==> design/flow/design.v <==
module apb_dut (
  input  wire        PSEL,
  input  wire        PENABLE,
  input  wire [31:0] PADDR,
  input  wire        PWRITE,
  input  wire [31:0] PWDATA,
  input  wire        PCLK,
  input  wire        PRESET,
  output reg  [31:0] PRDATA,
  output reg         PREADY,
  output reg         PSLVERR
);
  parameter IDLE   = 2'b00;
  parameter SETUP  = 2'b01;
  parameter ACCESS = 2'b10;
  reg [1:0] ps, ns;  
  reg [31:0] mem [31:0];  
  reg        mem_we;      
  always @(posedge PCLK) begin
    if (PRESET) begin
      ps <= IDLE;
    end else begin
      ps <= ns;
    end
  end
  always @(posedge PCLK) begin
    if (mem_we) begin
      mem[PADDR[4:0]] <= PWDATA;
    end
  end
  always @(*) begin
    ns      = ps;
    PREADY  = 1'b0;  
    PSLVERR = 1'b0;  
    mem_we  = 1'b0;
    PRDATA  = mem[PADDR[4:0]];
    case (ps)
      IDLE: begin
        if (PSEL == 1'b1 && PENABLE == 1'b0) begin
          ns = SETUP;
        end else begin
          ns = IDLE;
        end
      end
      SETUP: begin
        if (PSEL == 1'b1 && PENABLE == 1'b1) begin
          ns     = ACCESS;
          PREADY = 1'b1;  
          if (PADDR >= 32) begin  
            PSLVERR = 1'b1;
          end else begin
            if (PWRITE) begin
              mem_we = 1'b1;
            end
          end
        end else if (PSEL == 1'b1 && PENABLE == 1'b0) begin
          ns = SETUP;
        end else begin
          ns = IDLE;
        end
      end
      ACCESS: begin
        PREADY = 1'b1;  
        if (PADDR >= 32) begin
          PSLVERR = 1'b1;
        end
        if (PSEL == 1'b1 && PENABLE == 1'b0) begin
          ns = SETUP;
        end else if (PSEL == 1'b0 && PENABLE == 1'b0) begin
          ns = IDLE;
        end else begin
          ns = IDLE;
        end
      end
      default: ns = IDLE;
    endcase
  end
endmodule
==> design/flow/run.sh <==
#!/bin/bash
# the make line also repeats each setting of config.mk as NAME=value (left out here)
make -C /OpenROAD-flow-scripts/flow DESIGN_CONFIG=/design/flow/config.mk WORK_HOME=/design/flow/orfs CLKGATE_MAP_FILE= finish
==> design/flow/config.mk <==
export PLATFORM = sky130hd
export DESIGN_NAME = apb_dut
export DESIGN_NICKNAME = apb_dut
export VERILOG_FILES = /design/flow/design.v
export SDC_FILE = /design/flow/constraint.sdc
export NUM_CORES = 4
export LEC_CHECK = 0
export CAP_MARGIN = 5
export CELL_PAD_IN_SITES_DETAIL_PLACEMENT = 1
export CELL_PAD_IN_SITES_GLOBAL_PLACEMENT = 3
export CORE_MARGIN = 2
export CORE_UTILIZATION = 52
export CTS_CLUSTER_SIZE = 60
export GPL_ROUTABILITY_DRIVEN = 0
export PLACE_DENSITY_LB_ADDON = 0.16
export SETUP_SLACK_MARGIN = -0.17
export SLEW_MARGIN = 20
==> design/flow/constraint.sdc <==
create_clock -name core_clock -period 4.87 [get_ports {PCLK}]
set_input_delay 0.9740 -clock core_clock [delete_from_list [all_inputs] [get_ports {PCLK}]]
set_output_delay 0.9740 -clock core_clock [all_outputs]
set_load 0.01 [all_outputs]
==> out/summary.rpt, run 1 <==
WORST SETUP PATH
--------------------------------------------------------------------------------------------------------
Endpoint class of the critical path ....................................................... primary output
Worst setup endpoint ......................................................................   PRDATA[13]
FF-to-FF setup slack ......................................................................      2.04 ns
Destination of the worst register-to-register timing path .................................   mem[5][15]
Number of gates on the worst path with buffers counted ....................................            9
Worst Reg-to-Reg Cells ....................................................................            5
Critical R2R Launch .......................................................................        ps[2]
Critical path arrival .....................................................................      3.92 ns
Ordered list of cells on the worst path ................................................... clkdlybuf4s50_1 -> buf_4 -> nand4b_1 -> buf_12 -> buf_4 -> o22ai_1 -> nor4_1 -> nand2_1 -> clkdlybuf4s50_1
CP startpoint kind ........................................................................   input port
Critical setup path kind .................................................................. input port to primary output
CP max FO .................................................................................           12
Buffer and inverter count on the worst path ...............................................            5
Kind of cell adding the most delay to the critical path ................................... buffers and inverters
Delay of the slowest cell on the worst path ...............................................      0.67 ns
Start point of the critical path ..........................................................     PADDR[2]
Endpoint required time on the critical path ...............................................      3.90 ns
Cell type of the slowest stage on the worst timing path ................................... clkdlybuf4s50_1

LAYOUT
--------------------------------------------------------------------------------------------------------
Post-layout net count .....................................................................        2,393
Synthesis-to-finish area growth ...........................................................       16.79%
Non-filler cells in the finished layout ...................................................        3,376
Layout filler cell count ..................................................................        6,339

HOLD PATH
--------------------------------------------------------------------------------------------------------
Cells on Worst Hold Path ..................................................................            2
Startpoint of the tightest hold check path ................................................        ps[2]
Path category of the worst min-delay check ................................................ flip-flop to flip-flop
Worst Hold Path EP ........................................................................        ps[1]

CLOCKING
--------------------------------------------------------------------------------------------------------
Maximum root-to-sink buffer count .........................................................            3
CTS Buf Count .............................................................................          105
Number of H-tree branching levels .........................................................            3
Post-CTS setup repair buffer count ........................................................            0
CTS tree ..................................................................................         done
Number of clock sinks .....................................................................        1,026
Clock root buffer .........................................................................    clkbuf_16
Post-CTS clock slew at the launch and capture registers of the worst setup and hold paths .      0.06 ns
Clock latency of the later-clocked register in the worst-skew pair ........................      0.66 ns

DRT
--------------------------------------------------------------------------------------------------------
Detailed-route wire length per cell .......................................................     32.88 um
Residual antenna-violating net count after detailed routing ...............................            0
TritonRoute pass-1 iters ..................................................................            5
Residual DRC count ........................................................................            0
Final WL ..................................................................................   111,000 um
Starting DRT DRC Count ....................................................................        2,465
DR vias ...................................................................................       21,410
Vias per std cell .........................................................................        6.343

OUTCOME
--------------------------------------------------------------------------------------------------------
Causes of the layout check failure ........................................................ negative setup slack
Run status ................................................................................ complete, but fails checks

FLOORPLAN
--------------------------------------------------------------------------------------------------------
Starting Density ..........................................................................       52.56%
Total number of placement rows ............................................................          100
Core Area ................................................................................. 74,570 sq um
Width of the chip .........................................................................     278.5 um
Vertical die dimension ....................................................................     278.5 um
DIE AREA .................................................................................. 77,580 sq um
I/O Pins ..................................................................................          103

STA
--------------------------------------------------------------------------------------------------------
Number of setup violations in the final report ............................................            2
Clock skew ................................................................................   0.01975 ns
Final critical-path required period .......................................................     4.897 ns
Max Freq ..................................................................................    204.2 MHz
Worst Slack Setup Final ...................................................................  -0.02661 ns
Pins Over Slew Limit ......................................................................            0
Transition time of the tightest slew-check pin ............................................     1.056 ns
Relative max-transition margin ............................................................       29.38%
Hold violation count in the final report ..................................................            0
Final cycle utilization of the critical path ..............................................       100.5%
Worst-case hold slack .....................................................................    0.5214 ns
Total negative setup slack ................................................................  -0.04410 ns

SYNTHESIS
--------------------------------------------------------------------------------------------------------
Synth logic family ........................................................................ multiplexers
Xor+xnor area frac ........................................................................           0%
Synthesized instance count ................................................................        2,099
Synthesized area per cell .................................................................  18.67 sq um
Mux area share ............................................................................       13.08%
Share of flip-flops with an asynchronous set or reset .....................................           0%
Post-synth design cell area ............................................................... 39,190 sq um
Yosys cell count ..........................................................................        2,099
Post-synth top flop .......................................................................     edfxtp_1
Leading post-synthesis cells by cell area ................................................. edfxtp_1, mux2i_1, o22ai_1, nor4_1, buf_2
Yosys-reported design area after synthesis ................................................ 39,190 sq um
Yosys reg bits ............................................................................        1,026
Total number of yosys warnings ............................................................            1
Number of enable flip-flop cells ..........................................................        1,024
Most numerous cell types in the synthesized netlist ....................................... edfxtp_1, mux2i_1, o22ai_1
Sequential element share of the synthesized area ..........................................       78.56%
Cell variety after synth ..................................................................           27
Post-synthesis net count ..................................................................        2,168
And-or/or-and share of the synthesized area ...............................................       4.105%
Most numerous cell in the Yosys netlist ...................................................     edfxtp_1
Area share, top type ......................................................................       78.46%
Cell taking the most area after synthesis .................................................     edfxtp_1
Synth Area in Simple Gates ................................................................       2.701%
FA/HA/MAJ Cells, Area Fraction ............................................................           0%

POWER
--------------------------------------------------------------------------------------------------------
Sequential cell fraction of total power ...................................................        53.7%
Peak supply drop ..........................................................................  0.0003340 V
Net load switching power ..................................................................     3.780 mW
Share of total power in the clock network .................................................        41.5%
Leakage power .............................................................................     15.94 nW
Biggest power consumer among the groups ...................................................    registers
Int Power .................................................................................     14.31 mW
Power drawn by the combinational cells ....................................................     0.867 mW
Power attributed to sequential cells ......................................................      9.71 mW
Total clock network power .................................................................      7.51 mW
Share of total power in combinational logic ...............................................         4.8%
PD cells .................................................................................. 395.2 nW/um^2
Design Power ..............................................................................     18.09 mW
Sw frac ...................................................................................       20.90%

GLOBAL ROUTE
--------------------------------------------------------------------------------------------------------
Wire length of the first global-routing pass ..............................................   158,000 um
Congestion Overflow GR ....................................................................            0
Antenna violations before repair ..........................................................           13
Number of global-route vias before repair .................................................       22,110
Overall global routing resource usage .....................................................       28.81%
Maximum number of pins on one net before global-route repair ..............................           52

PLACEMENT
--------------------------------------------------------------------------------------------------------
Number of buffer cells added on primary ports .............................................          102
HPWL Detailed .............................................................................    64,230 um
Number of placed cells counting well taps .................................................        3,186

FLOW RUN
--------------------------------------------------------------------------------------------------------
Stage-log warning count ...................................................................           26
Max cap viols .............................................................................            0

## area by class of cell
cell class              count  area [sq um]  share of cell area [%]
multi-input cells         940          8078                   17.65
clock buffers             138          2815                   6.150
repair buffers            250          2527                   5.522
flip-flops and latches   1026         30790                   67.26
diodes                      1         2.502                0.005467
clock inverters            51         345.3                  0.7544
inverters                   1         3.754                0.008200
well taps                 969          1212                   2.649
## metal layers
metal | GRT usage (%) | routed length, um | vias up
met5 | 0 | 95 | -
met3 | 5.767 | 8887 | 220
li1 | - | - | 9049
met4 | 8.492 | 3194 | 14
met1 | 41.38 | 47040 | 11280
met2 | 45.10 | 51800 | 856
## what timing repair did
| action | CTS | global route |
|---|---|---|
| setup endpoints to repair | 0 | 2 |
| hold buffers | 0 | 0 |
| gates resized | 0 | 2 |
## stage by stage
step                      worst slack [ns]  instance area, sq um  util, %
after floorplan                    0.05145                 39190        -
after global placement              0.1184                 42710    57.27
after detailed placement          0.006811                 42710    57.27
after CTS                         -0.03674                 45870    61.51
after global routing               -0.1295                 45770    61.38
final                             -0.02661                 45770    61.38
==> inputs of run 2 (changes only) <==
ABC_AREA = 1   (was unset)
CAP_MARGIN = 20   (was 5)
CELL_PAD_IN_SITES_DETAIL_PLACEMENT = unset   (was 1)
CELL_PAD_IN_SITES_GLOBAL_PLACEMENT = unset   (was 3)
CORE_UTILIZATION = 72   (was 52)
CTS_CLUSTER_DIAMETER = 395   (was unset)
CTS_CLUSTER_SIZE = 11   (was 60)
GPL_ROUTABILITY_DRIVEN = unset   (was 0)
PLACE_DENSITY_LB_ADDON = 0.1   (was 0.16)
SETUP_SLACK_MARGIN = 0.66   (was -0.17)
TNS_END_PERCENT = 5   (was unset)
clock period = 2.25 ns   (was 4.87 ns; I/O delays follow)
==> run 2 against run 1 <==
  * The layout still fails its checks (negative setup slack)
  * Non-clock buffer count is 231 higher
  * Register-to-register slack worse by 2.1 ns
  * Area after synthesis is 8.6% higher
  * Critical path depth stayed put
  * Via count is 69% higher
  * Global-route usage is 19 points higher
  * Count of clock-buffer cells in the layout is 12 lower
  * First-iteration DRC count went up to 3.0 times the previous value
  * Critical endpoint is now PRDATA[2]
==> out/summary.rpt, run 2 <==
OUTCOME
--------------------------------------------------------------------------------------------------------
Run status ................................................................................ complete, but fails checks
Causes of the layout check failure ........................................................ negative setup slack

DRT
--------------------------------------------------------------------------------------------------------
TritonRoute pass-1 iters ..................................................................           12
Residual DRC count ........................................................................            0
Residual antenna-violating net count after detailed routing ...............................            0
Starting DRT DRC Count ....................................................................        7,413
Detailed-route wire length per cell .......................................................     30.66 um
Vias per std cell .........................................................................        6.841
Final WL ..................................................................................   162,400 um
DR vias ...................................................................................       36,250

POWER
--------------------------------------------------------------------------------------------------------
Total clock network power .................................................................      15.7 mW
PD cells .................................................................................. 754.9 nW/um^2
Share of total power in the clock network .................................................        39.0%
Power drawn by the combinational cells ....................................................      3.49 mW
Sw frac ...................................................................................       24.10%
Leakage power .............................................................................     22.12 nW
Biggest power consumer among the groups ...................................................    registers
Power attributed to sequential cells ......................................................      21.0 mW
Share of total power in combinational logic ...............................................         8.7%
Peak supply drop ..........................................................................  0.0009343 V
Int Power .................................................................................     30.49 mW
Sequential cell fraction of total power ...................................................        52.3%
Net load switching power ..................................................................     9.683 mW

STA
--------------------------------------------------------------------------------------------------------
Clock skew ................................................................................   0.02642 ns
Worst Slack Setup Final ...................................................................   -0.8153 ns
Worst-case hold slack .....................................................................    0.3681 ns
Pins Over Slew Limit ......................................................................            0
Number of setup violations in the final report ............................................           56
Final cycle utilization of the critical path ..............................................       136.2%
Relative max-transition margin ............................................................       57.28%
Hold violation count in the final report ..................................................            0
Max Freq ..................................................................................    326.2 MHz
Setup repair after global routing missed its margin .......................................          yes
Final critical-path required period .......................................................     3.065 ns
Transition time of the tightest slew-check pin ............................................    0.6393 ns

FLOORPLAN
--------------------------------------------------------------------------------------------------------
Core Area ................................................................................. 58,690 sq um
Width of the chip .........................................................................     247.1 um
Starting Density ..........................................................................       72.52%
I/O Pins ..................................................................................          103
DIE AREA .................................................................................. 61,070 sq um
Total number of placement rows ............................................................           89
Vertical die dimension ....................................................................     247.1 um

CLOCKING
--------------------------------------------------------------------------------------------------------
Number of clock sinks .....................................................................        1,026
Number of H-tree branching levels .........................................................            3
Maximum root-to-sink buffer count .........................................................            3
CTS tree ..................................................................................         done
Clock root buffer .........................................................................    clkbuf_16
Clock latency of the later-clocked register in the worst-skew pair ........................      0.72 ns
CTS Buf Count .............................................................................          103
Post-CTS clock slew at the launch and capture registers of the worst setup and hold paths .      0.06 ns

SYNTHESIS
--------------------------------------------------------------------------------------------------------
Number of enable flip-flop cells ..........................................................        1,024
Synthesized instance count ................................................................        4,100
Total number of yosys warnings ............................................................            1
Area share, top type ......................................................................       72.25%
Most numerous cell in the Yosys netlist ...................................................      nand2_1
Yosys reg bits ............................................................................        1,026
And-or/or-and share of the synthesized area ...............................................     0.01176%
FA/HA/MAJ Cells, Area Fraction ............................................................           0%
Post-synthesis net count ..................................................................        4,169
Most numerous cell types in the synthesized netlist ....................................... nand2_1, edfxtp_1, nor2_1
Synth logic family ........................................................................ simple AND/OR/NAND/NOR gates
Cell taking the most area after synthesis .................................................     edfxtp_1
Yosys-reported design area after synthesis ................................................ 42,560 sq um
Cell variety after synth ..................................................................           16
Post-synth top flop .......................................................................     edfxtp_1
Post-synth design cell area ............................................................... 42,560 sq um
Synthesized area per cell .................................................................  10.38 sq um
Xor+xnor area frac ........................................................................           0%
Share of flip-flops with an asynchronous set or reset .....................................           0%
Sequential element share of the synthesized area ..........................................       72.34%
Leading post-synthesis cells by cell area ................................................. edfxtp_1, nand2_1, nor2_1, clkbuf_1, buf_2
Yosys cell count ..........................................................................        4,100
Synth Area in Simple Gates ................................................................       25.47%
Mux area share ............................................................................           0%

WORST SETUP PATH
--------------------------------------------------------------------------------------------------------
Buffer and inverter count on the worst path ...............................................            1
Kind of cell adding the most delay to the critical path ................................... simple AND/OR/NAND/NOR gates
Worst Reg-to-Reg Cells ....................................................................            9
Number of gates on the worst path with buffers counted ....................................            9
Critical R2R Launch .......................................................................        ps[2]
CP max FO .................................................................................            1
Ordered list of cells on the worst path ................................................... nand2_1 -> nand2_1 -> nand2_1 -> nand2_1 -> nand2_2 -> nand2_1 -> nor2_1 -> nand2_1 -> buf_2
Delay of the slowest cell on the worst path ...............................................      0.43 ns
Worst setup endpoint ......................................................................    PRDATA[2]
FF-to-FF setup slack ......................................................................     -0.08 ns
Destination of the worst register-to-register timing path .................................  mem[31][30]
Endpoint class of the critical path ....................................................... primary output
Start point of the critical path ..........................................................   mem[24][2]
Endpoint required time on the critical path ...............................................      1.80 ns
Critical setup path kind .................................................................. flip-flop to primary output
Cell type of the slowest stage on the worst timing path ...................................      nand2_1
Cell repeated most along the worst path ...................................................      nand2_1
Critical path arrival .....................................................................      2.62 ns
CP startpoint kind ........................................................................    flip-flop

GLOBAL ROUTE
--------------------------------------------------------------------------------------------------------
Congestion Overflow GR ....................................................................            0
Overall global routing resource usage .....................................................       47.52%
Antenna violations before repair ..........................................................            8
Wire length of the first global-routing pass ..............................................   207,000 um
Number of global-route vias before repair .................................................       33,910
Maximum number of pins on one net before global-route repair ..............................           40

LAYOUT
--------------------------------------------------------------------------------------------------------
Layout filler cell count ..................................................................        1,989
Logic cell area ........................................................................... 12,180 sq um
Synthesis-to-finish area growth ...........................................................       25.04%
Non-filler cells in the finished layout ...................................................        5,298
Post-layout net count .....................................................................        4,562
Register cell area after layout ........................................................... 30,790 sq um

HOLD PATH
--------------------------------------------------------------------------------------------------------
Path category of the worst min-delay check ................................................ input port to flip-flop
Worst Hold Path EP ........................................................................        ps[1]
Startpoint of the tightest hold check path ................................................       PRESET
Cells on Worst Hold Path ..................................................................            2

PLACEMENT
--------------------------------------------------------------------------------------------------------
Routability Congestion ....................................................................       0.9193
HPWL Detailed .............................................................................    73,800 um
Number of buffer cells added on primary ports .............................................          102
Number of placed cells counting well taps .................................................        5,071

FLOW RUN
--------------------------------------------------------------------------------------------------------
Max cap viols .............................................................................            0
Stage-log warning count ...................................................................           31

-- run 2: layout make-up --
cell class | count | share of cell area [%]
clock inverter | 7 | 0.1716
timing repair inverter | 1 | 0.01646
sequential | 1026 | 57.86
inverter | 17 | 0.1740
tap | 773 | 1.817
antenna | 4 | 0.01881
clock buffer | 126 | 5.045
timing repair buffer | 481 | 12.01
multi-input combinational | 2863 | 22.89
-- run 2: routing by layer --
layer  routed length [um]  part of all wire [%]  vias up  global-route usage (%)
li1                     -                     -    14040                       -
met1                44250                    27    16280                   56.22
met2                69660                    43     4431                   72.66
met3                29570                    18     1483                   14.94
met4                18610                    11       10                   37.40
met5                  328                  0.20        -                       0
-- run 2: stage by stage --
step           area [sq um]  worst slack [ns]  setup TNS (ns)  power [mW]  util, %
6_report              53220           -0.8153          -8.874       40.18    90.69
3_3_place_gp          47840           -0.8500         -324.95       24.03    81.53
5_1_grt               53220           -0.6850          -8.554       40.62    90.68
3_5_place_dp          47840           -0.9170         -370.86       24.11    81.53
2_1_floorplan         42940           0.03420               0       22.66        -
4_1_cts               52090           -0.1551          -1.566       39.07    88.77
-- run 2: repair_timing --
action	in CTS	in global routing
resized	394	285
hold buffers	0	0
pin swaps	147	225
buffers inserted	54	14
hold endpoints to repair	0	0
setup endpoints to repair	1058	1058
gates cloned	16	6
==> inputs of run 3 (changes only) <==
ABC_AREA = unset   (was 1)
CORE_UTILIZATION = 10   (was 72)
CTS_CLUSTER_DIAMETER = unset   (was 395)
CTS_CLUSTER_SIZE = unset   (was 11)
PLACE_DENSITY_LB_ADDON = unset   (was 0.1)
SETUP_SLACK_MARGIN = unset   (was 0.66)
TNS_END_PERCENT = unset   (was 5)
clock period = 5.44 ns   (was 2.25 ns; I/O delays follow)
==> run 3 against run 2 <==
  * The run now finishes clean
  * Routed wire length shrank 30%
  * Sequential share of layout area rose by 2.6 points
  * Clock power down 56%
  * Utilization shrank 78 points
  * Synthesized cell count is 49% lower
==> out/summary.rpt, run 3 <==
SYNTHESIS
--------------------------------------------------------------------------------------------------------
Synth Area in Simple Gates ................................................................       2.701%
Area share, top type ......................................................................       78.46%
Cell taking the most area after synthesis .................................................     edfxtp_1
Synth logic family ........................................................................ multiplexers
Synthesized instance count ................................................................        2,099
Yosys reg bits ............................................................................        1,026
Cell variety after synth ..................................................................           27
Sequential element share of the synthesized area ..........................................       78.56%
Post-synth design cell area ............................................................... 39,190 sq um
Total number of yosys warnings ............................................................            1
Most numerous cell in the Yosys netlist ...................................................     edfxtp_1
Mux area share ............................................................................       13.08%
Post-synth top flop .......................................................................     edfxtp_1
Leading post-synthesis cells by cell area ................................................. edfxtp_1, mux2i_1, o22ai_1, nor4_1, buf_2
Most numerous cell types in the synthesized netlist ....................................... edfxtp_1, mux2i_1, o22ai_1
Number of enable flip-flop cells ..........................................................        1,024
Yosys-reported design area after synthesis ................................................ 39,190 sq um
Share of flip-flops with an asynchronous set or reset .....................................           0%
Synthesized area per cell .................................................................  18.67 sq um
Xor+xnor area frac ........................................................................           0%
Post-synthesis net count ..................................................................        2,168
FA/HA/MAJ Cells, Area Fraction ............................................................           0%
Yosys cell count ..........................................................................        2,099
And-or/or-and share of the synthesized area ...............................................       4.105%

WORST SETUP PATH
--------------------------------------------------------------------------------------------------------
Critical setup path kind .................................................................. input port to primary output
Ordered list of cells on the worst path ................................................... clkdlybuf4s50_1 -> buf_4 -> or4b_2 -> buf_4 -> o22ai_1 -> nor4_2 -> nand2_1 -> clkdlybuf4s50_1
Destination of the worst register-to-register timing path .................................   mem[21][0]
CP max FO .................................................................................           20
Kind of cell adding the most delay to the critical path ................................... buffers and inverters
Endpoint class of the critical path ....................................................... primary output
Cell type of the slowest stage on the worst timing path ...................................       or4b_2
Critical path arrival .....................................................................      4.26 ns
Worst Reg-to-Reg Cells ....................................................................            5
Critical R2R Launch .......................................................................        ps[2]
Delay of the slowest cell on the worst path ...............................................      0.98 ns
FF-to-FF setup slack ......................................................................      2.24 ns
Number of gates on the worst path with buffers counted ....................................            8
Endpoint required time on the critical path ...............................................      4.35 ns
CP startpoint kind ........................................................................   input port
Buffer and inverter count on the worst path ...............................................            4
Worst setup endpoint ......................................................................   PRDATA[15]
Start point of the critical path ..........................................................     PADDR[0]

GLOBAL ROUTE
--------------------------------------------------------------------------------------------------------
Number of global-route vias before repair .................................................       20,790
Wire length of the first global-routing pass ..............................................   157,300 um
Global Route met2 Usage ...................................................................       10.51%
Antenna violations before repair ..........................................................           19
Overall global routing resource usage .....................................................       5.466%
Met3 GRT Util .............................................................................      0.8699%
Grt met1 use ..............................................................................       6.116%
Congestion Overflow GR ....................................................................            0
Maximum number of pins on one net before global-route repair ..............................           58
Gr busiest metal ..........................................................................         met2

PLACEMENT
--------------------------------------------------------------------------------------------------------
Number of buffer cells added on primary ports .............................................          102
Routability Congestion ....................................................................       0.7492
HPWL Detailed .............................................................................    69,340 um
Worst setup timing slack at the placement stage ...........................................   -0.1417 ns

POWER
--------------------------------------------------------------------------------------------------------
PD cells .................................................................................. 321.5 nW/um^2
Power drawn by the combinational cells ....................................................     0.826 mW
Sw frac ...................................................................................       21.34%
Power attributed to sequential cells ......................................................      8.70 mW
Design Power ..............................................................................     16.37 mW
Int Power .................................................................................     12.87 mW
Sequential cell fraction of total power ...................................................        53.1%
Biggest power consumer among the groups ...................................................    registers
Peak supply drop ..........................................................................  0.0002236 V
Total clock network power .................................................................      6.84 mW
Net load switching power ..................................................................     3.493 mW
Share of total power in the clock network .................................................        41.8%
Share of total power in combinational logic ...............................................         5.0%
Leakage power .............................................................................     15.87 nW

STA
--------------------------------------------------------------------------------------------------------
Worst Slack Setup Final ...................................................................   0.09558 ns
Number of setup violations in the final report ............................................            0
Final cycle utilization of the critical path ..............................................       98.24%
Pins Over Slew Limit ......................................................................            0
Transition time of the tightest slew-check pin ............................................     1.106 ns
Final critical-path required period .......................................................     5.344 ns
Relative max-transition margin ............................................................       26.01%
Setup repair after global routing missed its margin .......................................           no
Max Freq ..................................................................................    187.1 MHz
Clock skew ................................................................................   0.03275 ns
Worst-case hold slack .....................................................................    0.4952 ns
Hold violation count in the final report ..................................................            0

DRT
--------------------------------------------------------------------------------------------------------
Residual DRC count ........................................................................            0
Starting DRT DRC Count ....................................................................        1,762
DR vias ...................................................................................       20,580
Vias per std cell .........................................................................        2.707
TritonRoute pass-1 iters ..................................................................            5
Residual antenna-violating net count after detailed routing ...............................            0
Final WL ..................................................................................   113,400 um
Detailed-route wire length per cell .......................................................     14.91 um

FLOORPLAN
--------------------------------------------------------------------------------------------------------
Vertical die dimension ....................................................................     630.0 um
Core Area ................................................................................. 389,700 sq um
Starting Density ..........................................................................       10.06%
Total number of placement rows ............................................................          229
DIE AREA .................................................................................. 397,000 sq um
Width of the chip .........................................................................     630.0 um
I/O Pins ..................................................................................          103

CLOCKING
--------------------------------------------------------------------------------------------------------
CTS tree ..................................................................................         done
Post-CTS clock slew at the launch and capture registers of the worst setup and hold paths .      0.05 ns
Clock latency of the later-clocked register in the worst-skew pair ........................      0.70 ns
Maximum root-to-sink buffer count .........................................................            3
Post-CTS setup repair buffer count ........................................................            0
Number of clock sinks .....................................................................        1,026
Number of H-tree branching levels .........................................................            3
Clock root buffer .........................................................................    clkbuf_16
CTS Buf Count .............................................................................          103

LAYOUT
--------------------------------------------------------------------------------------------------------
Layout filler cell count ..................................................................       43,340
Post-layout net count .....................................................................        2,384
Synthesis-to-finish area growth ...........................................................       29.86%

HOLD PATH
--------------------------------------------------------------------------------------------------------
Startpoint of the tightest hold check path ................................................        ps[2]
Worst Hold Path EP ........................................................................        ps[1]
Cells on Worst Hold Path ..................................................................            2
Path category of the worst min-delay check ................................................ flip-flop to flip-flop

FLOW RUN
--------------------------------------------------------------------------------------------------------
Stage-log warning count ...................................................................           27
Max cap viols .............................................................................            0

OUTCOME
--------------------------------------------------------------------------------------------------------
Run status ................................................................................  timing/DRC/antenna clean

-- run 3: final cells by class --
class	count	area, sq um	share of cell area, %
Clock buffer	137	2748	5.399
Multi-Input combinational cell	940	8087	15.89
Antenna cell	1	2.502	0.004917
Inverter	1	3.754	0.007375
Clock inverter	58	539.3	1.060
Tap cell	5197	6502	12.78
Sequential cell	1026	30790	60.49
Timing Repair Buffer	243	2225	4.371
-- run 3: routing by layer --
metal | part of all wire, % | vias up | wire length, um
met4 | 2.5 | 4 | 2888
met3 | 4.6 | 164 | 5189
met1 | 39 | 10790 | 43790
met5 | 0.028 | - | 32
li1 | - | 9030 | -
met2 | 54 | 597 | 61490
-- run 3: what timing repair did --
action | CTS | global route
pin swaps | 0 | 1
gates resized | 3 | 1
setup endpoints to repair | 3 | 1
hold buffers | 0 | 0
-- run 3: metrics by stage --
step / instance area, sq um / TNS [ns] / instances / utilization, %
detailed placement: 47650 / -0.1883 / 7407 / 12.23
finish: 50900 / 0 / 7603 / 13.06
global placement: 47660 / -0.5349 / 7407 / 12.23
CTS: 50960 / 0 / 7602 / 13.08
floorplan: 39190 / 0 / 2099 / -
global route: 50900 / 0 / 7603 / 13.06
==> inputs of run 4 (changes only) <==
CORE_UTILIZATION = 72   (was 10)
CTS_CLUSTER_DIAMETER = 201   (was unset)
CTS_CLUSTER_SIZE = 37   (was unset)
SETUP_SLACK_MARGIN = 0.87   (was unset)
clock period = 2.98 ns   (was 5.44 ns; I/O delays follow)
==> run 4 against run 3 <==
  * The run now fails in global routing (5_1_grt)
  * Synthesized cell count stayed put
  * Area after synthesis stayed put
  * Die size is 86% lower
==> out/summary.rpt, run 4 <==
SYNTHESIS
--------------------------------------------------------------------
Most numerous cell in the Yosys netlist ...............     edfxtp_1
Number of enable flip-flop cells ......................        1,024
Synth Area in Simple Gates ............................       2.701%
Cell taking the most area after synthesis .............     edfxtp_1
And-or/or-and share of the synthesized area ...........       4.105%
Mux area share ........................................       13.08%
Xor+xnor area frac ....................................           0%
Share of flip-flops with an asynchronous set or reset .           0%
Sequential element share of the synthesized area ......       78.56%
Yosys reg bits ........................................        1,026
Most numerous cell types in the synthesized netlist ... edfxtp_1, mux2i_1, o22ai_1
Post-synth top flop ...................................     edfxtp_1
Area share, top type ..................................       78.46%
Yosys cell count ......................................        2,099
Synthesized area per cell .............................  18.67 sq um
Synth logic family .................................... multiplexers
Yosys-reported design area after synthesis ............ 39,190 sq um
FA/HA/MAJ Cells, Area Fraction ........................           0%
Leading post-synthesis cells by cell area ............. edfxtp_1, mux2i_1, o22ai_1, nor4_1, buf_2
Post-synthesis net count ..............................        2,168
Synthesized instance count ............................        2,099
Total number of yosys warnings ........................            1
Cell variety after synth ..............................           27
Post-synth design cell area ........................... 39,190 sq um

CLOCKING
--------------------------------------------------------------------
Post-cts hold buffer count ............................            0
Number of H-tree branching levels .....................            1
Number of clock sinks .................................        1,026
CTS Buf Count .........................................           31
Clock root buffer .....................................    clkbuf_16
Maximum root-to-sink buffer count .....................            3

FLOORPLAN
--------------------------------------------------------------------
Core Area ............................................. 53,810 sq um
Starting Density ......................................       72.83%
I/O Pins ..............................................          103
DIE AREA .............................................. 56,320 sq um
Width of the chip .....................................     237.3 um
Total number of placement rows ........................           85
Vertical die dimension ................................     237.3 um

PLACEMENT
--------------------------------------------------------------------
Worst setup timing slack at the placement stage .......    -1.190 ns
HPWL Detailed .........................................    59,920 um
Number of placed cells counting well taps .............        3,048
Number of buffer cells added on primary ports .........          102
Routability Congestion ................................       0.8759

OUTCOME
--------------------------------------------------------------------
Run status ............................................ aborted with a tool error
Failed at ............................................. global routing (5_1_grt)

[run 4: stage by stage]
step,hold slack [ns],instance area [sq um],utilization (%)
global placement,0.4835,44200,82.14
CTS,0.2368,49380,91.76
detailed placement,0.4965,44200,82.14
floorplan,0.4570,39570,-
[run 4: repair_timing]
action,4_1_cts
buffers inserted,121
gates cloned,39
endpoints found under the setup margin,1058
resized,658
pin swaps,115
==> inputs of run 5 (changes only) <==
CORE_UTILIZATION = 52   (was 72)
CTS_CLUSTER_DIAMETER = unset   (was 201)
CTS_CLUSTER_SIZE = 97   (was 37)
SETUP_SLACK_MARGIN = unset   (was 0.87)
clock period = 4.36 ns   (was 2.98 ns; I/O delays follow)
==> run 5 against run 4 <==
  * The run now finishes clean
  * Synthesized cell count stayed put
  * Die size is 38% higher
  * Area after synthesis stayed put
==> out/summary.rpt, run 5 <==
WORST SETUP PATH
--------------------------------------------------------------------------------------------------------
Start point of the critical path ..........................................................     PADDR[0]
Critical path arrival .....................................................................      3.46 ns
Delay of the slowest cell on the worst path ...............................................      0.74 ns
Cell type of the slowest stage on the worst timing path ...................................       or4b_2
Critical R2R Launch .......................................................................        ps[2]
Buffer and inverter count on the worst path ...............................................            5
Kind of cell adding the most delay to the critical path ................................... buffers and inverters
Endpoint class of the critical path ....................................................... primary output
CP startpoint kind ........................................................................   input port
CP max FO .................................................................................           18
Destination of the worst register-to-register timing path .................................  mem[26][24]
FF-to-FF setup slack ......................................................................      1.67 ns
Worst setup endpoint ......................................................................   PRDATA[24]
Worst Reg-to-Reg Cells ....................................................................            5
Number of gates on the worst path with buffers counted ....................................            9
Endpoint required time on the critical path ...............................................      3.49 ns
Ordered list of cells on the worst path ................................................... clkdlybuf4s50_1 -> buf_4 -> or4b_2 -> buf_12 -> buf_4 -> o22ai_2 -> nor4_1 -> nand2_1 -> clkdlybuf4s50_1
Critical setup path kind .................................................................. input port to primary output

POWER
--------------------------------------------------------------------------------------------------------
Sequential cell fraction of total power ...................................................        53.0%
Biggest power consumer among the groups ...................................................    registers
Total clock network power .................................................................      8.64 mW
Leakage power .............................................................................     16.49 nW
Share of total power in the clock network .................................................        42.2%
Net load switching power ..................................................................     4.206 mW
Sw frac ...................................................................................       20.53%
Power attributed to sequential cells ......................................................      10.8 mW
Peak supply drop ..........................................................................  0.0004310 V
Share of total power in combinational logic ...............................................         4.8%
Design Power ..............................................................................     20.48 mW
PD cells .................................................................................. 437.4 nW/um^2
Power drawn by the combinational cells ....................................................     0.991 mW
Int Power .................................................................................     16.28 mW

PLACEMENT
--------------------------------------------------------------------------------------------------------
Number of placed cells counting well taps .................................................        3,221
Number of buffer cells added on primary ports .............................................          102
Routability Congestion ....................................................................       0.7883
HPWL Detailed .............................................................................    58,540 um

SYNTHESIS
--------------------------------------------------------------------------------------------------------
Yosys reg bits ............................................................................        1,026
Post-synth top flop .......................................................................     edfxtp_1
Cell taking the most area after synthesis .................................................     edfxtp_1
Synthesized instance count ................................................................        2,099
Area share, top type ......................................................................       78.46%
Post-synth design cell area ............................................................... 39,190 sq um
Share of flip-flops with an asynchronous set or reset .....................................           0%
Synthesized area per cell .................................................................  18.67 sq um
Yosys-reported design area after synthesis ................................................ 39,190 sq um
Total number of yosys warnings ............................................................            1
FA/HA/MAJ Cells, Area Fraction ............................................................           0%
Number of enable flip-flop cells ..........................................................        1,024
Leading post-synthesis cells by cell area ................................................. edfxtp_1, mux2i_1, o22ai_1, nor4_1, buf_2
Yosys cell count ..........................................................................        2,099
Post-synthesis net count ..................................................................        2,168
Xor+xnor area frac ........................................................................           0%
And-or/or-and share of the synthesized area ...............................................       4.105%
Synth logic family ........................................................................ multiplexers
Cell variety after synth ..................................................................           27
Synth Area in Simple Gates ................................................................       2.701%
Most numerous cell in the Yosys netlist ...................................................     edfxtp_1
Sequential element share of the synthesized area ..........................................       78.56%
Mux area share ............................................................................       13.08%
Most numerous cell types in the synthesized netlist ....................................... edfxtp_1, mux2i_1, o22ai_1

HOLD PATH
--------------------------------------------------------------------------------------------------------
Worst Hold Path EP ........................................................................        ps[1]
Cells on Worst Hold Path ..................................................................            2
Startpoint of the tightest hold check path ................................................        ps[2]
Path category of the worst min-delay check ................................................ flip-flop to flip-flop

FLOW RUN
--------------------------------------------------------------------------------------------------------
Stage-log warning count ...................................................................           28
Max cap viols .............................................................................            0

LAYOUT
--------------------------------------------------------------------------------------------------------
Post-layout net count .....................................................................        2,428
Non-filler cells in the finished layout ...................................................        3,415
Synthesis-to-finish area growth ...........................................................       19.48%

FLOORPLAN
--------------------------------------------------------------------------------------------------------
DIE AREA .................................................................................. 77,580 sq um
Total number of placement rows ............................................................          100
I/O Pins ..................................................................................          103
Vertical die dimension ....................................................................     278.5 um
Starting Density ..........................................................................       52.56%
Core Area ................................................................................. 74,570 sq um
Width of the chip .........................................................................     278.5 um

GLOBAL ROUTE
--------------------------------------------------------------------------------------------------------
Number of global-route vias before repair .................................................       20,900
Maximum number of pins on one net before global-route repair ..............................           44
Congestion Overflow GR ....................................................................            0
Antenna violations before repair ..........................................................           11
Overall global routing resource usage .....................................................       26.91%
Wire length of the first global-routing pass ..............................................   148,300 um

DRT
--------------------------------------------------------------------------------------------------------
DR vias ...................................................................................       21,120
Vias per std cell .........................................................................        6.186
TritonRoute pass-1 iters ..................................................................            6
Residual antenna-violating net count after detailed routing ...............................            0
Starting DRT DRC Count ....................................................................        2,437
Residual DRC count ........................................................................            0
Detailed-route wire length per cell .......................................................     30.43 um
Final WL ..................................................................................   103,900 um

CLOCKING
--------------------------------------------------------------------------------------------------------
CTS Buf Count .............................................................................          102
Post-cts hold buffer count ................................................................            0
Post-CTS clock slew at the launch and capture registers of the worst setup and hold paths .      0.06 ns
Number of clock sinks .....................................................................        1,026
Post-CTS setup repair buffer count ........................................................            0
Clock root buffer .........................................................................    clkbuf_16
Number of H-tree branching levels .........................................................            3
CTS tree ..................................................................................         done
Maximum root-to-sink buffer count .........................................................            3
Clock latency of the later-clocked register in the worst-skew pair ........................      0.65 ns

STA
--------------------------------------------------------------------------------------------------------
Final critical-path required period .......................................................     4.334 ns
Number of setup violations in the final report ............................................            0
Hold violation count in the final report ..................................................            0
Final cycle utilization of the critical path ..............................................       99.41%
Clock skew ................................................................................   0.02072 ns
Relative max-transition margin ............................................................       27.59%
Transition time of the tightest slew-check pin ............................................     1.083 ns
Max Freq ..................................................................................    230.7 MHz
Pins Over Slew Limit ......................................................................            0

OUTCOME
--------------------------------------------------------------------------------------------------------
Run status ................................................................................  timing/DRC/antenna clean

run 5: layer usage:
metal | track usage [%] | part of all wire, % | vias to the layer above
li1 | - | - | 9135
met4 | 6.452 | 1.8 | 10
met3 | 4.810 | 8.5 | 131
met1 | 39.15 | 42 | 10950
met5 | 0 | 0.068 | -
met2 | 42.74 | 47 | 901
run 5: final cells by class:
class | instances | area [sq um]
flip-flops and latches | 1026 | 30790
repair buffers | 288 | 3238
clock inverters | 68 | 694.4
clock buffers | 121 | 2624
multi-input cells | 940 | 8260
diodes | 2 | 5.005
well taps | 969 | 1212
inverters | 1 | 3.754
fillers | 5189 | 27740
run 5: metrics by stage:
step | setup slack (ns) | area [sq um] | hold WS, ns | setup TNS [ns] | utilization, %
6_report | 0.02582 | 46830 | 0.4961 | 0 | 62.80
2_1_floorplan | -0.3565 | 39200 | 0.4570 | -219.71 | -
3_3_place_gp | -0.1713 | 43320 | 0.4717 | -1.267 | 58.09
3_5_place_dp | -0.1444 | 43310 | 0.4913 | -1.602 | 58.07
4_1_cts | 0.002594 | 46730 | 0.5001 | 0 | 62.67
5_1_grt | -0.001478 | 46820 | 0.5247 | -0.001478 | 62.79
run 5: repair_timing:
item                       4_1_cts  5_1_grt
gates resized                   38       20
pin swaps                        0        2
setup endpoints to repair       29       17
cloned                           0        2
==> inputs of run 6 (changes only) <==
CAP_MARGIN = 35   (was 20)
CELL_PAD_IN_SITES_DETAIL_PLACEMENT = 2   (was unset)
CORE_ASPECT_RATIO = 1.43   (was unset)
CORE_MARGIN = 10   (was 2)
CORE_UTILIZATION = 55   (was 52)
CTS_CLUSTER_DIAMETER = 395   (was unset)
CTS_CLUSTER_SIZE = 69   (was 97)
MAX_ROUTING_LAYER = met4   (was unset)
MIN_ROUTING_LAYER = met2   (was unset)
PLACE_DENSITY_LB_ADDON = 0.25   (was unset)
SETUP_SLACK_MARGIN = 0.14   (was unset)
clock period = 3.92 ns   (was 4.36 ns; I/O delays follow)
==> run 6 against run 5 <==
  * The flow now stops in detailed placement (3_5_place_dp)
  * Synthesized cell count is the same
  * Die size grew 6.4%
  * Area after synthesis is the same
==> out/summary.rpt, run 6 <==
SYNTHESIS
--------------------------------------------------------------------
And-or/or-and share of the synthesized area ...........       4.105%
Leading post-synthesis cells by cell area ............. edfxtp_1, mux2i_1, o22ai_1, nor4_1, buf_2
Cell variety after synth ..............................           27
Yosys reg bits ........................................        1,026
Cell taking the most area after synthesis .............     edfxtp_1
Synth logic family .................................... multiplexers
Synthesized area per cell .............................  18.67 sq um
Area share, top type ..................................       78.46%
FA/HA/MAJ Cells, Area Fraction ........................           0%
Yosys-reported design area after synthesis ............ 39,190 sq um
Yosys cell count ......................................        2,099
Post-synth design cell area ........................... 39,190 sq um
Post-synth top flop ...................................     edfxtp_1
Number of enable flip-flop cells ......................        1,024
Total number of yosys warnings ........................            1
Post-synthesis net count ..............................        2,168
Mux area share ........................................       13.08%
Xor+xnor area frac ....................................           0%
Most numerous cell in the Yosys netlist ...............     edfxtp_1
Most numerous cell types in the synthesized netlist ... edfxtp_1, mux2i_1, o22ai_1
Synth Area in Simple Gates ............................       2.701%
Sequential element share of the synthesized area ......       78.56%
Share of flip-flops with an asynchronous set or reset .           0%
Synthesized instance count ............................        2,099

OUTCOME
--------------------------------------------------------------------
Run status ............................................ aborted with a tool error
Failed at ............................................. detailed placement (3_5_place_dp)
First error ........................................... [ERROR DPL-0033] detailed placement checks failed during check placement.

FLOORPLAN
--------------------------------------------------------------------
Vertical die dimension ................................     339.2 um
Width of the chip .....................................     243.2 um
I/O Pins ..............................................          103
Total number of placement rows ........................          117
DIE AREA .............................................. 82,510 sq um
Starting Density ......................................       55.20%
Core Area ............................................. 71,000 sq um

PLACEMENT
--------------------------------------------------------------------
Routability Congestion ................................       0.9059
Number of buffer cells added on primary ports .........          102

[run 6: through the flow]
| step | total power, mW | instance area [sq um] | hold WS, ns |
|---|---|---|---|
| after floorplan | 12.79 | 39200 | 0.4570 |
| after global placement | 13.40 | 43770 | 0.4877 |
==> inputs of run 7 (changes only) <==
CORE_MARGIN = 4   (was 10)
MIN_ROUTING_LAYER = met1   (was met2)
clock period = 5.33 ns   (was 3.92 ns; I/O delays follow)
==> run 7 against run 6 <==
  * Area after synthesis unchanged
  * Die size shrank 8.3%
  * Synthesized cell count unchanged
  * The run again fails in detailed placement (3_5_place_dp)
==> out/summary.rpt, run 7 <==
OUTCOME
--------------------------------------------------------------------
Run status ............................................ aborted with a tool error
Failed at ............................................. detailed placement (3_5_place_dp)
First error ........................................... [ERROR DPL-0033] detailed placement checks failed during check placement.

SYNTHESIS
--------------------------------------------------------------------
Cell taking the most area after synthesis .............     edfxtp_1
Number of enable flip-flop cells ......................        1,024
Sequential element share of the synthesized area ......       78.56%
Post-synth design cell area ........................... 39,190 sq um
Total number of yosys warnings ........................            1
Cell variety after synth ..............................           27
Xor+xnor area frac ....................................           0%
Yosys reg bits ........................................        1,026
FA/HA/MAJ Cells, Area Fraction ........................           0%
Yosys-reported design area after synthesis ............ 39,190 sq um
Synth logic family .................................... multiplexers
Post-synth top flop ...................................     edfxtp_1
Leading post-synthesis cells by cell area ............. edfxtp_1, mux2i_1, o22ai_1, nor4_1, buf_2
Most numerous cell in the Yosys netlist ...............     edfxtp_1
Synth Area in Simple Gates ............................       2.701%
Synthesized area per cell .............................  18.67 sq um
Share of flip-flops with an asynchronous set or reset .           0%
Synthesized instance count ............................        2,099
Most numerous cell types in the synthesized netlist ... edfxtp_1, mux2i_1, o22ai_1
Yosys cell count ......................................        2,099
Post-synthesis net count ..............................        2,168
And-or/or-and share of the synthesized area ...........       4.105%
Mux area share ........................................       13.08%
Area share, top type ..................................       78.46%

FLOORPLAN
--------------------------------------------------------------------
I/O Pins ..............................................          103
Vertical die dimension ................................     327.2 um
Starting Density ......................................       55.79%
Width of the chip .....................................     231.2 um
Core Area ............................................. 70,250 sq um
DIE AREA .............................................. 75,660 sq um
Total number of placement rows ........................          116

PLACEMENT
--------------------------------------------------------------------
Routability Congestion ................................       0.8574
Number of buffer cells added on primary ports .........          102

run 7: metrics by stage:
step	area (sq um)	power [mW]	hold WS (ns)	instances	worst slack (ns)
global placement	42400	9.779	0.4714	3149	0.2311
floorplan	39190	9.404	0.4570	2099	0.4195
==> inputs of run 8 (changes only) <==
ABC_AREA = 1   (was unset)
CAP_MARGIN = 20   (was 35)
CELL_PAD_IN_SITES_DETAIL_PLACEMENT = unset   (was 2)
CORE_ASPECT_RATIO = unset   (was 1.43)
CORE_MARGIN = 9   (was 4)
CORE_UTILIZATION = 38   (was 55)
CTS_CLUSTER_DIAMETER = unset   (was 395)
CTS_CLUSTER_SIZE = unset   (was 69)
MAX_ROUTING_LAYER = unset   (was met4)
MIN_ROUTING_LAYER = unset   (was met1)
PLACE_DENSITY_LB_ADDON = unset   (was 0.25)
SETUP_SLACK_MARGIN = unset   (was 0.14)
clock period = 4.2 ns   (was 5.33 ns; I/O delays follow)
==> run 8 against run 7 <==
  * The run now finishes clean
  * Synthesized cell count is 95% higher
  * Die size is 64% higher
  * Area after synthesis is 8.6% higher
==> out/summary.rpt, run 8 <==
CLOCKING
--------------------------------------------------------------------------------------------------------
Clock root buffer .........................................................................    clkbuf_16
Maximum root-to-sink buffer count .........................................................            3
Number of H-tree branching levels .........................................................            3
CTS Buf Count .............................................................................          103
CTS resizes ...............................................................................            0
CTS tree ..................................................................................         done
Clock latency of the later-clocked register in the worst-skew pair ........................      0.69 ns
Post-CTS setup repair buffer count ........................................................            0
Number of clock sinks .....................................................................        1,026
Post-cts hold buffer count ................................................................            0
Post-CTS clock slew at the launch and capture registers of the worst setup and hold paths .      0.06 ns

FLOORPLAN
--------------------------------------------------------------------------------------------------------
Core Area ................................................................................. 111,000 sq um
Total number of placement rows ............................................................          122
Width of the chip .........................................................................     352.7 um
Vertical die dimension ....................................................................     352.7 um
Starting Density ..........................................................................       38.35%
I/O Pins ..................................................................................          103
DIE AREA .................................................................................. 124,400 sq um

SYNTHESIS
--------------------------------------------------------------------------------------------------------
Number of enable flip-flop cells ..........................................................        1,024
Sequential element share of the synthesized area ..........................................       72.34%
Xor+xnor area frac ........................................................................           0%
Total number of yosys warnings ............................................................            1
Cell taking the most area after synthesis .................................................     edfxtp_1
Share of flip-flops with an asynchronous set or reset .....................................           0%
Post-synth top flop .......................................................................     edfxtp_1
Yosys-reported design area after synthesis ................................................ 42,560 sq um
And-or/or-and share of the synthesized area ...............................................     0.01176%
Post-synth design cell area ............................................................... 42,560 sq um
Leading post-synthesis cells by cell area ................................................. edfxtp_1, nand2_1, nor2_1, clkbuf_1, buf_2
Mux area share ............................................................................           0%
Synth Area in Simple Gates ................................................................       25.47%
Most numerous cell in the Yosys netlist ...................................................      nand2_1
Area share, top type ......................................................................       72.25%
Cell variety after synth ..................................................................           16
Yosys reg bits ............................................................................        1,026
Post-synthesis net count ..................................................................        4,169
Most numerous cell types in the synthesized netlist ....................................... nand2_1, edfxtp_1, nor2_1
Yosys cell count ..........................................................................        4,100
Synth logic family ........................................................................ simple AND/OR/NAND/NOR gates
FA/HA/MAJ Cells, Area Fraction ............................................................           0%
Synthesized instance count ................................................................        4,100
Synthesized area per cell .................................................................  10.38 sq um

WORST SETUP PATH
--------------------------------------------------------------------------------------------------------
Endpoint required time on the critical path ...............................................      3.36 ns
Worst setup endpoint ......................................................................    PRDATA[9]
Ordered list of cells on the worst path ................................................... clkdlybuf4s50_1 -> buf_4 -> nor3_4 -> buf_12 -> nand2_1 -> nand2_1 -> nor2_1 -> nand2_1 -> clkdlybuf4s50_1
Start point of the critical path ..........................................................     PADDR[2]
Critical setup path kind .................................................................. input port to primary output
Number of gates on the worst path with buffers counted ....................................            9
Kind of cell adding the most delay to the critical path ................................... buffers and inverters
CP startpoint kind ........................................................................   input port
Cell repeated most along the worst path ...................................................      nand2_1
Destination of the worst register-to-register timing path .................................   mem[18][4]
Endpoint class of the critical path ....................................................... primary output
Buffer and inverter count on the worst path ...............................................            4
Delay of the slowest cell on the worst path ...............................................      0.62 ns
Worst Reg-to-Reg Cells ....................................................................            6
CP max FO .................................................................................           33
Critical R2R Launch .......................................................................        ps[2]
Cell type of the slowest stage on the worst timing path ................................... clkdlybuf4s50_1
FF-to-FF setup slack ......................................................................      1.86 ns
Critical path arrival .....................................................................      3.19 ns

STA
--------------------------------------------------------------------------------------------------------
Hold violation count in the final report ..................................................            0
Total negative setup slack ................................................................         0 ns
Worst-case hold slack .....................................................................    0.5274 ns
Setup repair after global routing missed its margin .......................................           no
Final critical-path required period .......................................................     4.030 ns
Relative max-transition margin ............................................................       28.64%
Worst Slack Setup Final ...................................................................    0.1704 ns
Clock skew ................................................................................   0.03690 ns
Max Freq ..................................................................................    248.2 MHz
Transition time of the tightest slew-check pin ............................................     1.067 ns
Final cycle utilization of the critical path ..............................................       95.94%
Number of setup violations in the final report ............................................            0
Pins Over Slew Limit ......................................................................            0

DRT
--------------------------------------------------------------------------------------------------------
Antenna diode instance count ..............................................................            0
Vias per std cell .........................................................................        4.866
TritonRoute pass-1 iters ..................................................................            7
Final WL ..................................................................................   118,100 um
Residual DRC count ........................................................................            0
DR vias ...................................................................................       28,330
Residual antenna-violating net count after detailed routing ...............................            0
Starting DRT DRC Count ....................................................................        2,841
Detailed-route wire length per cell .......................................................     20.29 um

LAYOUT
--------------------------------------------------------------------------------------------------------
Synthesis-to-finish area growth ...........................................................       16.56%
Register cell area after layout ........................................................... 30,790 sq um
Layout filler cell count ..................................................................       10,110
Post-route cell area ...................................................................... 49,610 sq um
Post-layout net count .....................................................................        4,319
Logic cell area ........................................................................... 11,090 sq um

POWER
--------------------------------------------------------------------------------------------------------
Share of total power in combinational logic ...............................................         6.0%
Biggest power consumer among the groups ...................................................    registers
Total clock network power .................................................................      9.03 mW
Sw frac ...................................................................................       21.95%
Net load switching power ..................................................................     4.736 mW
Share of total power in the clock network .................................................        41.9%
Power attributed to sequential cells ......................................................      11.3 mW
Peak supply drop ..........................................................................  0.0002831 V
Leakage power .............................................................................     20.27 nW
PD cells .................................................................................. 434.9 nW/um^2
Power drawn by the combinational cells ....................................................      1.28 mW
Sequential cell fraction of total power ...................................................        52.2%
Int Power .................................................................................     16.84 mW

GLOBAL ROUTE
--------------------------------------------------------------------------------------------------------
Maximum number of pins on one net before global-route repair ..............................          128
Overall global routing resource usage .....................................................       18.50%
Antenna violations before repair ..........................................................            7
Congestion Overflow GR ....................................................................            0
Wire length of the first global-routing pass ..............................................   174,700 um
Number of global-route vias before repair .................................................       26,670

PLACEMENT
--------------------------------------------------------------------------------------------------------
Placed cell areas ......................................................................... 46,400 sq um
Worst setup timing slack at the placement stage ...........................................    0.1724 ns
HPWL Detailed .............................................................................    65,950 um
Routability Congestion ....................................................................       0.7789
Number of buffer cells added on primary ports .............................................          102

HOLD PATH
--------------------------------------------------------------------------------------------------------
Cells on Worst Hold Path ..................................................................            2
Worst Hold Path EP ........................................................................        ps[1]
Path category of the worst min-delay check ................................................ flip-flop to flip-flop
Startpoint of the tightest hold check path ................................................        ps[2]

FLOW RUN
--------------------------------------------------------------------------------------------------------
Stage-log warning count ...................................................................           33
Max cap viols .............................................................................            0

OUTCOME
--------------------------------------------------------------------------------------------------------
Run status ................................................................................  timing/DRC/antenna clean

-- run 8: cell type report --
| type | instances | share of cell area [%] |
|---|---|---|
| sequential | 1026 | 62.06 |
| multi-input combinational | 2863 | 22.36 |
| clock buffer | 127 | 5.463 |
| timing repair buffer | 239 | 5.029 |
| tap | 1488 | 3.753 |
| clock inverter | 63 | 1.173 |
| inverter | 17 | 0.1639 |
-- run 8: per-layer routing --
layer  part of all wire (%)  vias to the layer above  global-route usage (%)  wire, um
met2                     47                      931                   30.20     55540
met5                  0.071                        -                  0.1959        84
met3                    6.7                      222                   2.816      7877
li1                       -                    13600                       -         -
met1                     43                    13570                   24.78     50280
met4                    3.7                       10                   7.122      4353
-- run 8: per-stage QoR --
step | utilization [%] | instances | power (mW)
6_report | 44.70 | 5823 | 21.58
3_5_place_dp | 41.81 | 5632 | 12.78
3_3_place_gp | 41.82 | 5632 | 12.78
2_1_floorplan | - | 4100 | 12.12
5_1_grt | 44.70 | 5823 | 22.22
4_1_cts | 44.78 | 5822 | 21.74
==> inputs of run 9 (changes only) <==
ABC_AREA = unset   (was 1)
CELL_PAD_IN_SITES_DETAIL_PLACEMENT = 0   (was unset)
CELL_PAD_IN_SITES_GLOBAL_PLACEMENT = 0   (was unset)
CORE_ASPECT_RATIO = 0.64   (was unset)
CORE_MARGIN = 2   (was 9)
CORE_UTILIZATION = 72   (was 38)
CTS_CLUSTER_SIZE = 100   (was unset)
GPL_ROUTABILITY_DRIVEN = 0   (was unset)
MAX_ROUTING_LAYER = met5   (was unset)
MIN_ROUTING_LAYER = met1   (was unset)
PLACE_DENSITY_LB_ADDON = 0.05   (was unset)
SETUP_SLACK_MARGIN = -0.27   (was unset)
clock period = 2.63 ns   (was 4.2 ns; I/O delays follow)
==> run 9 against run 8 <==
  * Sequential share of layout area increased by 0.89 points
  * Global-route usage increased by 26 points
  * Clock skew decreased by 0.016 ns
  * Cell area decreased by 1.4%
  * Register-to-register slack got worse by 1.6 ns
  * Highest routed layer unchanged
  * Worst hold slack got worse by 0.079 ns
  * Cell count decreased by 42%
  * Now fails the layout checks on negative setup slack
  * Worst setup slack got worse by 0.61 ns
  * Utilization increased by 46 points
  * First-iteration DRC count increased by 68%
  * Sequential power increased by 59%
==> out/summary.rpt, run 9 <==
OUTCOME
--------------------------------------------------------------------------------------------------------
Run status ................................................................................ complete, but fails checks
Causes of the layout check failure ........................................................ negative setup slack

POWER
--------------------------------------------------------------------------------------------------------
Peak supply drop ..........................................................................  0.0006815 V
Share of total power in the clock network .................................................        39.6%
Total clock network power .................................................................      13.2 mW
Leakage power .............................................................................     17.64 nW
Power attributed to sequential cells ......................................................      18.0 mW
PD cells .................................................................................. 681.5 nW/um^2
Int Power .................................................................................     25.92 mW
Share of total power in combinational logic ...............................................         6.5%
Power drawn by the combinational cells ....................................................      2.16 mW
Net load switching power ..................................................................     7.415 mW
Sw frac ...................................................................................       22.25%
Biggest power consumer among the groups ...................................................    registers
Design Power ..............................................................................     33.33 mW
Sequential cell fraction of total power ...................................................        53.9%

GLOBAL ROUTE
--------------------------------------------------------------------------------------------------------
Congestion Overflow GR ....................................................................            0
Number of global-route vias before repair .................................................       24,740
Overall global routing resource usage .....................................................       44.14%
Antenna violations before repair ..........................................................            8
Maximum number of pins on one net before global-route repair ..............................           33
Wire length of the first global-routing pass ..............................................   172,700 um

LAYOUT
--------------------------------------------------------------------------------------------------------
Post-route cell area ...................................................................... 48,910 sq um
Synthesis-to-finish area growth ...........................................................       24.79%
Post-layout net count .....................................................................        2,617

SYNTHESIS
--------------------------------------------------------------------------------------------------------
Leading post-synthesis cells by cell area ................................................. edfxtp_1, mux2i_1, o22ai_1, nor4_1, buf_2
Number of enable flip-flop cells ..........................................................        1,024
Yosys cell count ..........................................................................        2,099
Cell taking the most area after synthesis .................................................     edfxtp_1
Most numerous cell types in the synthesized netlist ....................................... edfxtp_1, mux2i_1, o22ai_1
Synth Area in Simple Gates ................................................................       2.701%
Cell variety after synth ..................................................................           27
Yosys-reported design area after synthesis ................................................ 39,190 sq um
Synthesized instance count ................................................................        2,099
Post-synth design cell area ............................................................... 39,190 sq um
FA/HA/MAJ Cells, Area Fraction ............................................................           0%
Sequential element share of the synthesized area ..........................................       78.56%
Post-synth top flop .......................................................................     edfxtp_1
Total number of yosys warnings ............................................................            1
Mux area share ............................................................................       13.08%
Most numerous cell in the Yosys netlist ...................................................     edfxtp_1
Post-synthesis net count ..................................................................        2,168
Yosys reg bits ............................................................................        1,026
Area share, top type ......................................................................       78.46%
Xor+xnor area frac ........................................................................           0%
Share of flip-flops with an asynchronous set or reset .....................................           0%
Synthesized area per cell .................................................................  18.67 sq um
Synth logic family ........................................................................ multiplexers
And-or/or-and share of the synthesized area ...............................................       4.105%

STA
--------------------------------------------------------------------------------------------------------
Setup repair after global routing missed its margin .......................................          yes
Relative max-transition margin ............................................................       33.81%
Hold violation count in the final report ..................................................            0
Final cycle utilization of the critical path ..............................................       116.8%
Pins Over Slew Limit ......................................................................            0
Max Freq ..................................................................................    325.6 MHz
Worst Slack Setup Final ...................................................................   -0.4416 ns
Clock skew ................................................................................   0.02069 ns
Final critical-path required period .......................................................     3.072 ns
Transition time of the tightest slew-check pin ............................................    0.9897 ns
Number of setup violations in the final report ............................................          194

WORST SETUP PATH
--------------------------------------------------------------------------------------------------------
Ordered list of cells on the worst path ................................................... buf_4 -> buf_6 -> nand4bb_4 -> buf_12 -> buf_12 -> o22ai_2 -> nor4_2 -> buf_4 -> nand2_1 -> clkdlybuf4s15_2
CP max FO .................................................................................            9
Critical path arrival .....................................................................      2.55 ns
Endpoint required time on the critical path ...............................................      2.10 ns
Endpoint class of the critical path ....................................................... primary output
Worst Reg-to-Reg Cells ....................................................................            5
FF-to-FF setup slack ......................................................................      0.22 ns
Worst setup endpoint ......................................................................   PRDATA[18]
Critical setup path kind .................................................................. input port to primary output
Delay of the slowest cell on the worst path ...............................................      0.40 ns
Buffer and inverter count on the worst path ...............................................            6
Kind of cell adding the most delay to the critical path ................................... buffers and inverters
CP startpoint kind ........................................................................   input port
Destination of the worst register-to-register timing path .................................  mem[28][27]
Critical R2R Launch .......................................................................        ps[2]
Cell type of the slowest stage on the worst timing path ...................................       nor4_2
Number of gates on the worst path with buffers counted ....................................           10
Start point of the critical path ..........................................................     PADDR[0]

DRT
--------------------------------------------------------------------------------------------------------
TritonRoute pass-1 iters ..................................................................            6
Starting DRT DRC Count ....................................................................        4,776
DR vias ...................................................................................       25,240
Detailed-route wire length per cell .......................................................     38.68 um
Residual DRC count ........................................................................            0
Vias per std cell .........................................................................        7.524
Residual antenna-violating net count after detailed routing ...............................            0
Final WL ..................................................................................   129,700 um

HOLD PATH
--------------------------------------------------------------------------------------------------------
Path category of the worst min-delay check ................................................ input port to flip-flop
Worst Hold Path EP ........................................................................        ps[1]
Cells on Worst Hold Path ..................................................................            2
Startpoint of the tightest hold check path ................................................       PRESET

CLOCKING
--------------------------------------------------------------------------------------------------------
Number of clock sinks .....................................................................        1,026
CTS tree ..................................................................................         done
Clock latency of the later-clocked register in the worst-skew pair ........................      0.66 ns
Post-CTS clock slew at the launch and capture registers of the worst setup and hold paths .      0.07 ns
Clock root buffer .........................................................................    clkbuf_16
CTS Buf Count .............................................................................           88
Number of H-tree branching levels .........................................................            3
Maximum root-to-sink buffer count .........................................................            3

FLOORPLAN
--------------------------------------------------------------------------------------------------------
Vertical die dimension ....................................................................     190.7 um
I/O Pins ..................................................................................          103
Width of the chip .........................................................................     295.6 um
Starting Density ..........................................................................       72.77%
DIE AREA .................................................................................. 56,360 sq um
Core Area ................................................................................. 53,860 sq um
Total number of placement rows ............................................................           68

PLACEMENT
--------------------------------------------------------------------------------------------------------
Placed cell areas ......................................................................... 44,620 sq um
Number of buffer cells added on primary ports .............................................          102
HPWL Detailed .............................................................................    65,600 um

FLOW RUN
--------------------------------------------------------------------------------------------------------
Stage-log warning count ...................................................................           28
Max cap viols .............................................................................            0

[run 9: per-layer routing]
metal / part of all wire [%] / track usage, % / vias up / wire length, um
li1: - / - / 9489 / -
met1: 32 / 61.24 / 12250 / 41520
met2: 45 / 65.45 / 2885 / 57960
met3: 18 / 13.28 / 611 / 22810
met4: 5.7 / 20.83 / 4 / 7415
met5: 0.025 / 0 / - / 32
[run 9: timing repair]
item                                    in CTS  in global routing
pin swaps                                   35                 26
hold endpoints to repair                     0                  0
endpoints found under the setup margin      32                 32
resized                                    189                 90
setup buffers                               38                 11
hold buffers                                 0                  0
cloned                                       8                  1
[run 9: final cells by class]
cell class	count	area, sq um
Antenna cell	2	5.005
Multi-Input combinational cell	940	9059
Sequential cell	1026	30790
Tap cell	735	919.6
Fill cell	1707	4949
Timing Repair Buffer	491	5339
Clock inverter	50	405.4
Inverter	1	3.754
Clock buffer	109	2387
[run 9: per-stage QoR]
stage / utilization (%) / instances / worst slack [ns] / hold WS, ns / setup TNS (ns)
floorplan: - / 2099 / -0.3238 / 0.4570 / -280.54
global placement: 82.84 / 3152 / -1.261 / 0.5564 / -448.97
detailed placement: 82.84 / 3152 / -1.303 / 0.5865 / -537.36
CTS: 90.11 / 3348 / -0.2672 / 0.4369 / -7.728
global route: 90.81 / 3353 / -0.4310 / 0.4579 / -16.14
finish: 90.81 / 3354 / -0.4416 / 0.4487 / -17.79
==> inputs of run 10 (changes only) <==
CELL_PAD_IN_SITES_DETAIL_PLACEMENT = unset   (was 0)
CELL_PAD_IN_SITES_GLOBAL_PLACEMENT = unset   (was 0)
CORE_ASPECT_RATIO = unset   (was 0.64)
CORE_UTILIZATION = 40   (was 72)
CTS_CLUSTER_SIZE = 69   (was 100)
GPL_ROUTABILITY_DRIVEN = unset   (was 0)
MAX_ROUTING_LAYER = unset   (was met5)
MIN_ROUTING_LAYER = met2   (was met1)
PLACE_DENSITY_LB_ADDON = unset   (was 0.05)
SETUP_SLACK_MARGIN = 0.14   (was -0.27)
clock period = 4.2 ns   (was 2.63 ns; I/O delays follow)
==> run 10 against run 9 <==
  * The run now finishes clean
  * Utilization down 41 points
  * Critical path depth rose by 1
  * Synthesized cell count is the same
  * Flip-flop count did not move
  * Register-to-register slack better by 1.3 ns
  * Largest power group unchanged
  * Cell area down 1.1%
  * Routed wire length shrank 17%
  * Largest cell class unchanged
  * Total power is 36% lower
  * Clock power is 32% lower
  * Die size is 78% higher
==> out/summary.rpt, run 10 <==
PLACEMENT
--------------------------------------------------------------------------------------------------------
Number of buffer cells added on primary ports .............................................          102
Routability Congestion ....................................................................       0.8316

SYNTHESIS
--------------------------------------------------------------------------------------------------------
Xor+xnor area frac ........................................................................           0%
Yosys-reported design area after synthesis ................................................ 39,190 sq um
And-or/or-and share of the synthesized area ...............................................       4.105%
Post-synthesis net count ..................................................................        2,168
Synth Area in Simple Gates ................................................................       2.701%
Leading post-synthesis cells by cell area ................................................. edfxtp_1, mux2i_1, o22ai_1, nor4_1, buf_2
Most numerous cell types in the synthesized netlist ....................................... edfxtp_1, mux2i_1, o22ai_1
Number of enable flip-flop cells ..........................................................        1,024
Cell variety after synth ..................................................................           27

DRT
--------------------------------------------------------------------------------------------------------
DR vias ...................................................................................       27,850
Residual DRC count ........................................................................            0
Residual antenna-violating net count after detailed routing ...............................            0
Starting DRT DRC Count ....................................................................        5,878

WORST SETUP PATH
--------------------------------------------------------------------------------------------------------
Delay of the slowest cell on the worst path ...............................................      0.49 ns
Worst setup endpoint ......................................................................   PRDATA[28]
Ordered list of cells on the worst path ................................................... clkdlybuf4s50_1 -> buf_6 -> buf_6 -> nand4bb_4 -> buf_12 -> buf_4 -> o22ai_1 -> nor4_2 -> buf_4 -> nand2_1 -> dlygate4sd2_1
Cell type of the slowest stage on the worst timing path ................................... clkdlybuf4s50_1
Critical R2R Launch .......................................................................        ps[2]
Start point of the critical path ..........................................................     PADDR[4]
Critical path arrival .....................................................................      3.30 ns
Number of gates on the worst path with buffers counted ....................................           11

GLOBAL ROUTE
--------------------------------------------------------------------------------------------------------
Antenna violations before repair ..........................................................            0
Overall global routing resource usage .....................................................       30.70%

POWER
--------------------------------------------------------------------------------------------------------
Sw frac ...................................................................................       21.67%
Power drawn by the combinational cells ....................................................      1.17 mW
Power attributed to sequential cells ......................................................      11.3 mW
Design Power ..............................................................................     21.40 mW
Int Power .................................................................................     16.76 mW
Net load switching power ..................................................................     4.638 mW

LAYOUT
--------------------------------------------------------------------------------------------------------
Synthesis-to-finish area growth ...........................................................       23.45%
Layout filler cell count ..................................................................        7,729
Non-filler cells in the finished layout ...................................................        3,837
Logic cell area ...........................................................................   8571 sq um

FLOW RUN
--------------------------------------------------------------------------------------------------------
Max cap viols .............................................................................            0

FLOORPLAN
--------------------------------------------------------------------------------------------------------
Core Area ................................................................................. 96,850 sq um
Width of the chip .........................................................................     317.0 um

CLOCKING
--------------------------------------------------------------------------------------------------------
CTS Buf Count .............................................................................          101
Number of H-tree branching levels .........................................................            3
Number of clock sinks .....................................................................        1,026
Clock latency of the later-clocked register in the worst-skew pair ........................      0.69 ns
Post-CTS clock slew at the launch and capture registers of the worst setup and hold paths .      0.06 ns
CTS tree ..................................................................................         done

STA
--------------------------------------------------------------------------------------------------------
Relative max-transition margin ............................................................       27.71%
Pins Over Slew Limit ......................................................................            0
Final cycle utilization of the critical path ..............................................       98.50%
Setup repair after global routing missed its margin .......................................          yes

OUTCOME
--------------------------------------------------------------------------------------------------------
Run status ................................................................................  timing/DRC/antenna clean

-- run 10: cell type report --
cell class	count	share of cell area, %
diodes	11	0.05689
well taps	1276	3.300
inverters	1	0.007758
flip-flops and latches	1026	63.64
clock inverters	66	1.301
repair buffers	398	8.573
multi-input cells	940	17.71
clock buffers	119	5.408
-- run 10: what timing repair did --
item / 4_1_cts / 5_1_grt
setup endpoints to repair: 32 / 32
gates cloned: 4 / 5
resized: 102 / 59
pin swaps: 19 / 34
setup buffers: 26 / 19
hold buffers: 0 / 0
-- run 10: per-layer routing --
metal | routed length (um) | global-route usage, %
met1 | 0 | -
met2 | 51780 | 36.10
met3 | 45450 | 41.31
met4 | 8440 | 5.403
met5 | 1416 | 13.87
-- run 10: through the flow --
step,hold WS (ns),cell area [sq um]
2_1_floorplan,0.4570,39200
3_3_place_gp,0.4724,44070
3_5_place_dp,0.5018,44060
4_1_cts,0.5217,48000
5_1_grt,0.5641,48350
6_report,0.5205,48380
No activity file was given, so power comes from the tool's default toggle rates.
